// FM_demodulator
module FM_demodulator
          (
           clk,
           reset,
           clk_enable,
           inp_I,
           inp_Q,
           out_fm
          );
make LEC_CHECK=0 CAP_MARGIN=20 CELL_PAD_IN_SITES_DETAIL_PLACEMENT=0 CORE_ASPECT_RATIO=0.74 CORE_MARGIN=2 CORE_UTILIZATION=62 CTS_CLUSTER_DIAMETER=151 CTS_CLUSTER_SIZE=100 GPL_TIMING_DRIVEN=1 MAX_ROUTING_LAYER=met4 SETUP_SLACK_MARGIN=3.73 SLEW_MARGIN=10 TNS_END_PERCENT=50 finish   # period 12.9 ns
run.sh (not shown) runs the stock make flow with config.mk's settings and CLKGATE_MAP_FILE=.
The first run completed, yet does not pass: setup timing.
Then changed:
- CAP_MARGIN: 20 -> 15
- CELL_PAD_IN_SITES_DETAIL_PLACEMENT: 0 -> not set
- CORE_ASPECT_RATIO: 0.74 -> not set
- CORE_UTILIZATION: 62 -> 72
- CTS_CLUSTER_DIAMETER: 151 -> 215
- CTS_CLUSTER_SIZE: 100 -> 34
- GPL_TIMING_DRIVEN: 1 -> not set
- MAX_ROUTING_LAYER: met4 -> not set
- SETUP_SLACK_MARGIN: 3.73 -> not set
- SLEW_MARGIN: 10 -> 20
- TNS_END_PERCENT: 50 -> not set
Result:
- The changed run completed, yet does not pass: setup timing
- worst setup slack improves by 0.20 ns
- global-route usage went up by 2.5 points
- hold slack improves by 0.016 ns
- routed wire length went down by 5.8%
- core utilization went up by 11 points
- synthesized cell count is unchanged
- count of clock-buffer cells in the layout went up by 10
- final area went down by 1.1%
- die area went down by 14%
Then changed:
- ABC_AREA: not set -> 1
- CAP_MARGIN: 15 -> 20
- CELL_PAD_IN_SITES_DETAIL_PLACEMENT: not set -> 0
- CORE_ASPECT_RATIO: not set -> 0.74
- CORE_UTILIZATION: 72 -> 47
- CTS_CLUSTER_DIAMETER: 215 -> 151
- CTS_CLUSTER_SIZE: 34 -> 98
- GPL_TIMING_DRIVEN: not set -> 1
- MAX_ROUTING_LAYER: not set -> met4
- SETUP_SLACK_MARGIN: not set -> 3.73
- SLEW_MARGIN: 20 -> 10
- TNS_END_PERCENT: not set -> 5
After rerunning: With this change the flow completed with no timing, DRC or antenna violations; register-to-register slack is better by 2.2 ns; wire length climbs by 41%; area after synthesis climbs by 3.2%; clock skew climbs by 0.012 ns; final cell count climbs by 24%; sequential share of layout area drops by 0.31 points; first-iteration DRC count climbs by 60%; setup slack is better by 2.0 ns; via count climbs by 14%.
Then changed:
- ABC_AREA: 1 -> not set
- CORE_UTILIZATION: 47 -> 63
- CTS_CLUSTER_SIZE: 98 -> 100
- TNS_END_PERCENT: 5 -> 70
Result: The new run completed and failed the layout checks on setup timing. Worst setup slack degrades by 2.3 ns. Sequential share of layout area came out higher by 0.31 points. Non-clock buffer count came out lower by 432. Global-route usage came out higher by 2.0 points. Design area came out lower by 7.4%.

---

## v48
Starting RTL as in the previous note.
make LEC_CHECK=0 CAP_MARGIN=15 CORE_MARGIN=2 CORE_UTILIZATION=72 CTS_CLUSTER_DIAMETER=215 CTS_CLUSTER_SIZE=34 PLACE_DENSITY=0.35 SETUP_SLACK_MARGIN=3.4 SLEW_MARGIN=20 finish   # period 12.9 ns
In v48 the implementation completed, yet the final layout does not meet the checks, the culprit being setup timing.
## Diff of input files: v49 against v48
- changing CORE_UTILIZATION from 72 to 65
- removing PLACE_DENSITY (formerly 0.35)
- removing SETUP_SLACK_MARGIN (formerly 3.4)
- removing CTS_CLUSTER_SIZE (formerly 34)
- changing CAP_MARGIN from 15 to 20
- changing the clock period (ns, I/O delays scaled along) from 12.9 to 20.6
--- outcome ---
Summary of v48 and v49: one run falls short of a clean finish, namely v48. What the final checks of v48 revealed, after a flow that finished every stage, was a layout that fails on setup timing. Post-route antenna net violation count came out exactly the same in v49 and v48. Core utilization in v49 vs v48: down 14 points. Global routing usage summed across all routing layers: lower on v49. When v49 is set beside v48, its critical path data required time turns out to be 7720 ps larger. The post-synthesis compound-gate area fraction was comparable across v49 and v48.
> inputs changed (v49 -> v42)
- an added CTS_CLUSTER_SIZE of 34
- a change of CAP_MARGIN from 20 to 15
- an added SETUP_SLACK_MARGIN of -0.54
- a change of CORE_UTILIZATION from 65 to 72
- a change of the clock period (ns, I/O delays scaled along) from 20.6 to 12.7
Results
- Setup slack of the most critical reg-to-reg path: v42 vs v49 down 5330 ps
- Slowest stage cell on the critical path = sky130_fd_sc_hd__xnor2_2: v49; slowest stage cell on the critical path = sky130_fd_sc_hd__fa_1: v42
- Summary — number of global-route vias before repair, v42 relative to v49: higher, by about 9%.
- Buffer count excluding the clock tree in the final layout for v42 is higher than for v49.
- Every stage of v42 finished as expected; the final checks, on the other hand, flagged setup timing, which means the layout fails.
Here is what was changed in the inputs of v8 compared with v42.
- clearing CTS_CLUSTER_SIZE, which used to be 34
- clearing CTS_CLUSTER_DIAMETER, which used to be 215
- swapping 72 for 40 in CORE_UTILIZATION
- clearing SETUP_SLACK_MARGIN, which used to be -0.54
- swapping 15 for 20 in CAP_MARGIN
- swapping 12.7 for 25.0 in the clock period (ns, I/O delays scaled along)
[summary]
v8 ran to completion and came out clean on the timing, design-rule and antenna checks. Cell area | v8 vs v42 | v8 smaller. Lower global-route usage goes to v8 over v42. From v42 to v8 the numbers moved as follows: area after detailed placement now smaller; area of the chip went up 79%. Comparing v42 and v8, detailed-routed wire length on met2 is lower on v42.
Changes in v59 relative to v8:
- SLEW_MARGIN now 30, was 20
- TNS_END_PERCENT now 15, previously not set
- CAP_MARGIN now 0, was 20
- SETUP_SLACK_MARGIN now 0.87, previously not set
- CORE_ASPECT_RATIO now 0.5, previously not set
- CORE_MARGIN now 10, was 2
- CTS_CLUSTER_SIZE now 100, previously not set
- PLACE_DENSITY_LB_ADDON now 0.3, previously not set
- CTS_CLUSTER_DIAMETER now 331, previously not set
## What came out
Diff v8 -> v59: register-to-register setup slack went up by 240 ps, post-route DRC violation count was more or less identical.
Worst path required time: v59 vs v8 — no meaningful difference
Reported for v59 and v8, count of sequential standard cells turned out identical to the last digit.
Compared with v8, v59 shows a lower register area.
Changes observed in v59 relative to v8: shortest period the worst path allows shows a reduction of 190 ps, number of setup violations in the final report closely matched the old numbers, total length of routed wires moved down, met2 routing resource usage after global routing saw a decrease, hold slack was more or less identical.
The inputs of v58 differ from those of v59 as listed below.
- CAP_MARGIN changed from 0 to 30
- CORE_UTILIZATION changed from 40 to 60
- SETUP_SLACK_MARGIN changed from 0.87 to -1.48
Findings:
- v59 and v58 ended up with roughly the same combined flip-flop and latch cell area.
- Diff v59 -> v58: detailed-route wire length shrank by 9.8%; last weighted congestion value of the routability-driven placer picked up an extra 0.013; maximum number of pins on one net before global-route repair picked up an extra 10.

---

The RTL this note starts from:
==> flow/design.v <==
`timescale 1 ns / 1 ns
module FM_demodulator
          (
           clk,
           reset,
           clk_enable,
           inp_I,
           inp_Q,
           out_fm
          );
  input   clk;
  input   reset;
  input   clk_enable;
  input   signed [38:0] inp_I;   
  input   signed [38:0] inp_Q;   
  output  [12:0] out_fm;   
  wire enb;
  reg signed [38:0] Delay1_out1;   
  reg signed [38:0] Delay2_out1;   
  reg signed [38:0] Delay4_out1;   
  wire signed [31:0] Sum4_sub_cast;   
  wire signed [31:0] Sum4_sub_cast_1;   
  wire signed [31:0] Sum4_sub_temp;   
  wire signed [29:0] Sum4_out1;   
  wire signed [68:0] Product_mul_temp;   
  wire signed [32:0] Product_out1;   
  reg signed [38:0] Delay3_out1;   
  wire signed [30:0] Sum3_sub_cast;   
  wire signed [30:0] Sum3_sub_cast_1;   
  wire signed [30:0] Sum3_sub_temp;   
  wire signed [28:0] Sum3_out1;   
  wire signed [67:0] Product2_mul_temp;   
  wire signed [32:0] Product2_out1;   
  wire signed [31:0] Sum5_sub_cast;   
  wire signed [31:0] Sum5_sub_cast_1;   
  wire signed [31:0] Sum5_sub_temp;   
  wire [12:0] OUTPUT_rsvd;   
  reg [12:0] OUTPUT_rsvdreg;
  assign enb = clk_enable;
  always @(posedge clk or posedge reset)
    begin : Delay1_process
      if (reset == 1'b1) begin
        Delay1_out1 <= 39'sh0000000000;
      end
      else begin
        if (enb) begin
          Delay1_out1 <= inp_I;
        end
      end
    end
  always @(posedge clk or posedge reset)
    begin : Delay2_process
      if (reset == 1'b1) begin
        Delay2_out1 <= 39'sh0000000000;
      end
      else begin
        if (enb) begin
          Delay2_out1 <= inp_Q;
        end
      end
    end
  always @(posedge clk or posedge reset)
    begin : Delay4_process
      if (reset == 1'b1) begin
        Delay4_out1 <= 39'sh0000000000;
      end
      else begin
        if (enb) begin
          Delay4_out1 <= Delay2_out1;
        end
      end
    end
  assign Sum4_sub_cast = inp_Q[38:7];
  assign Sum4_sub_cast_1 = Delay4_out1[38:7];
  assign Sum4_sub_temp = Sum4_sub_cast - Sum4_sub_cast_1;
  assign Sum4_out1 = Sum4_sub_temp[29:0];
  assign Product_mul_temp = Delay1_out1 * Sum4_out1;
  assign Product_out1 = Product_mul_temp[66:34];
  always @(posedge clk or posedge reset)
    begin : Delay3_process
      if (reset == 1'b1) begin
        Delay3_out1 <= 39'sh0000000000;
      end
      else begin
        if (enb) begin
          Delay3_out1 <= Delay1_out1;
        end
      end
    end
  assign Sum3_sub_cast = inp_I[38:8];
  assign Sum3_sub_cast_1 = Delay3_out1[38:8];
  assign Sum3_sub_temp = Sum3_sub_cast - Sum3_sub_cast_1;
  assign Sum3_out1 = Sum3_sub_temp[28:0];
  assign Product2_mul_temp = Sum3_out1 * Delay2_out1;
  assign Product2_out1 = Product2_mul_temp[65:33];
  assign Sum5_sub_cast = {Product_out1[32], Product_out1[32:2]};
  assign Sum5_sub_cast_1 = {Product2_out1[32], Product2_out1[32:2]};
  assign Sum5_sub_temp = Sum5_sub_cast - Sum5_sub_cast_1;
  assign OUTPUT_rsvd = Sum5_sub_temp[29:17];
always @(posedge clk)
    begin : OUTPUT_rsvdreg_process    
        if (enb) begin
          OUTPUT_rsvdreg <= OUTPUT_rsvd;
       end
    end
  assign out_fm = OUTPUT_rsvdreg;
endmodule   
make LEC_CHECK=0 ABC_AREA=1 CAP_MARGIN=20 CELL_PAD_IN_SITES_DETAIL_PLACEMENT=0 CELL_PAD_IN_SITES_GLOBAL_PLACEMENT=3 CORE_ASPECT_RATIO=0.74 CORE_MARGIN=5 CORE_UTILIZATION=46 CTS_CLUSTER_DIAMETER=151 CTS_CLUSTER_SIZE=44 GPL_ROUTABILITY_DRIVEN=0 GPL_TIMING_DRIVEN=1 MAX_ROUTING_LAYER=met4 MIN_ROUTING_LAYER=met2 PLACE_DENSITY_LB_ADDON=0.19 SETUP_SLACK_MARGIN=3.73 SLEW_MARGIN=30 TNS_END_PERCENT=80 finish   # period 12.9 ns
The baseline did not get past global routing (5_1_grt), error GRT-0116.
Change:
- CELL_PAD_IN_SITES_GLOBAL_PLACEMENT: 3 -> unset
- CORE_MARGIN: 5 -> 2
- CORE_UTILIZATION: 46 -> 72
- CTS_CLUSTER_DIAMETER: 151 -> 222
- CTS_CLUSTER_SIZE: 44 -> 90
- GPL_ROUTABILITY_DRIVEN: 0 -> unset
- HOLD_SLACK_MARGIN: unset -> 0.3
- MIN_ROUTING_LAYER: met2 -> unset
- PLACE_DENSITY_LB_ADDON: 0.19 -> unset
- SETUP_SLACK_MARGIN: 3.73 -> 2.22
- SLEW_MARGIN: 30 -> 10
- TNS_END_PERCENT: 80 -> 70
- clock period: 12.9 -> 8.06 ns (I/O delays scaled with it)
Outcome:
- The changed run failed in global routing (5_1_grt)
- area after synthesis stays the same
- die area drops by 38%
- synthesized cell count is unchanged

---

Starts from the design.v that is shown in full above.
clock: 21.1 ns
lec_check: 0
cap_margin: 20
core_margin: 2
core_utilization: 40
slew_margin: 20
The baseline ran to the end with no violations.
Change:
CORE_UTILIZATION = 63   (was 40)
clock period = 24.5 ns   (was 21.1 ns; I/O delays follow)
Outcome: Global-route usage increases by 14 points. Sequential cell count stays the same. Setup slack is better by 2.7 ns. Cell area came out lower slightly. Routed wire length shrinks by a few percent. Hold slack gets better by 0.017 ns. Via count is higher slightly.
Change:
CORE_UTILIZATION = 72   (was 63)
CTS_CLUSTER_SIZE = 42   (was unset)
HOLD_SLACK_MARGIN = 0.29   (was unset)
PLACE_DENSITY_LB_ADDON = 0.0   (was unset)
clock period = 12.7 ns   (was 24.5 ns; I/O delays follow)
After rerunning: The new run finished with negative setup slack left; register-to-register slack got worse by 8.8 ns; setup slack got worse by 6.0 ns; via count came out higher by 6.0%.
Change:
CORE_UTILIZATION = 65   (was 72)
CTS_CLUSTER_SIZE = unset   (was 42)
HOLD_SLACK_MARGIN = unset   (was 0.29)
PLACE_DENSITY_LB_ADDON = unset   (was 0.0)
clock period = 16.9 ns   (was 12.7 ns; I/O delays follow)
Outcome: Now the flow ran to the end with no violations; count of clock-buffer cells in the layout went down by 9; cell area went down by 4.3%; core utilization went down by 11 points; critical path depth went up by 3.

---

== v34 ==
Starts from the design.v that is shown in full above.
Settings: LEC_CHECK=0, CAP_MARGIN=20, CORE_MARGIN=10, CORE_UTILIZATION=40, CTS_CLUSTER_DIAMETER=331, CTS_CLUSTER_SIZE=100, PLACE_DENSITY_LB_ADDON=0.3, SLEW_MARGIN=30, TNS_END_PERCENT=15; clock period 25.0 ns.
#### Input delta (v37 over v34)
- clearing TNS_END_PERCENT, which used to be 15
- clearing CTS_CLUSTER_SIZE, which used to be 100
- putting SETUP_SLACK_MARGIN at -1.69 where nothing was set
- clearing PLACE_DENSITY_LB_ADDON, which used to be 0.3
- swapping 30 for 20 in SLEW_MARGIN
- clearing CTS_CLUSTER_DIAMETER, which used to be 331
- swapping 10 for 3 in CORE_MARGIN
### Flow results
- On v37: die area is 5.8% lower than what v34 gave.
- The hold slack number comes out higher for v34 vs v37.
- Taking v34 as the reference, in v37 routed wire length stayed essentially flat, final-report setup violation count held, share of the clock period used by the worst path shrank by 0.43 points.

---

Starts from the design.v that is shown in full above.
clock: 11.7 ns
lec_check: 0
abc_area: 1
cap_margin: 20
core_aspect_ratio: 0.5
core_margin: 2
core_utilization: 72
cts_cluster_diameter: 338
cts_cluster_size: 99
setup_slack_margin: -1.16
slew_margin: 20
The starting point completed and failed the layout checks on negative setup slack.
Next try:
- CTS_CLUSTER_DIAMETER: 338 -> 367
- PLACE_DENSITY: default -> 0.86
- SETUP_SLACK_MARGIN: -1.16 -> default
- TNS_END_PERCENT: default -> 5
- clock period: 11.7 -> 13.4 ns (I/O delays scaled with it)
After rerunning: The changed run produced a clean layout. Worst setup slack gets better by 1.5 ns. Area after synthesis stays the same. Wire length shrinks by a few percent. Worst hold slack is worse by 0.0097 ns.
Next try:
- ABC_AREA: 1 -> 0
- PLACE_DENSITY: 0.86 -> 0.38
Now the flow completed, yet does not pass: negative setup slack.
Worst setup slack degrades by 1.9 ns.
Maximum frequency falls by 13%.
Wire length came out lower by 22%.
Synthesized cell count falls by 12%.
Clock-buffer cell count shrinks by 1.
Global-route usage is lower by 9.1 points.
Next try:
- ABC_AREA: 0 -> default
- CORE_ASPECT_RATIO: 0.5 -> default
- CORE_UTILIZATION: 72 -> 26
- CTS_CLUSTER_DIAMETER: 367 -> default
- CTS_CLUSTER_SIZE: 99 -> default
- PLACE_DENSITY: 0.38 -> default
- TNS_END_PERCENT: 5 -> default
- clock period: 13.4 -> 21.1 ns (I/O delays scaled with it)
=>
- The new run finished with timing, DRC and antenna clean
- clock-buffer cell count rose by 12
- final area fell by 4.0%
- setup slack improved by 3.3 ns
- worst hold slack improved by 0.028 ns
- area after synthesis is unchanged
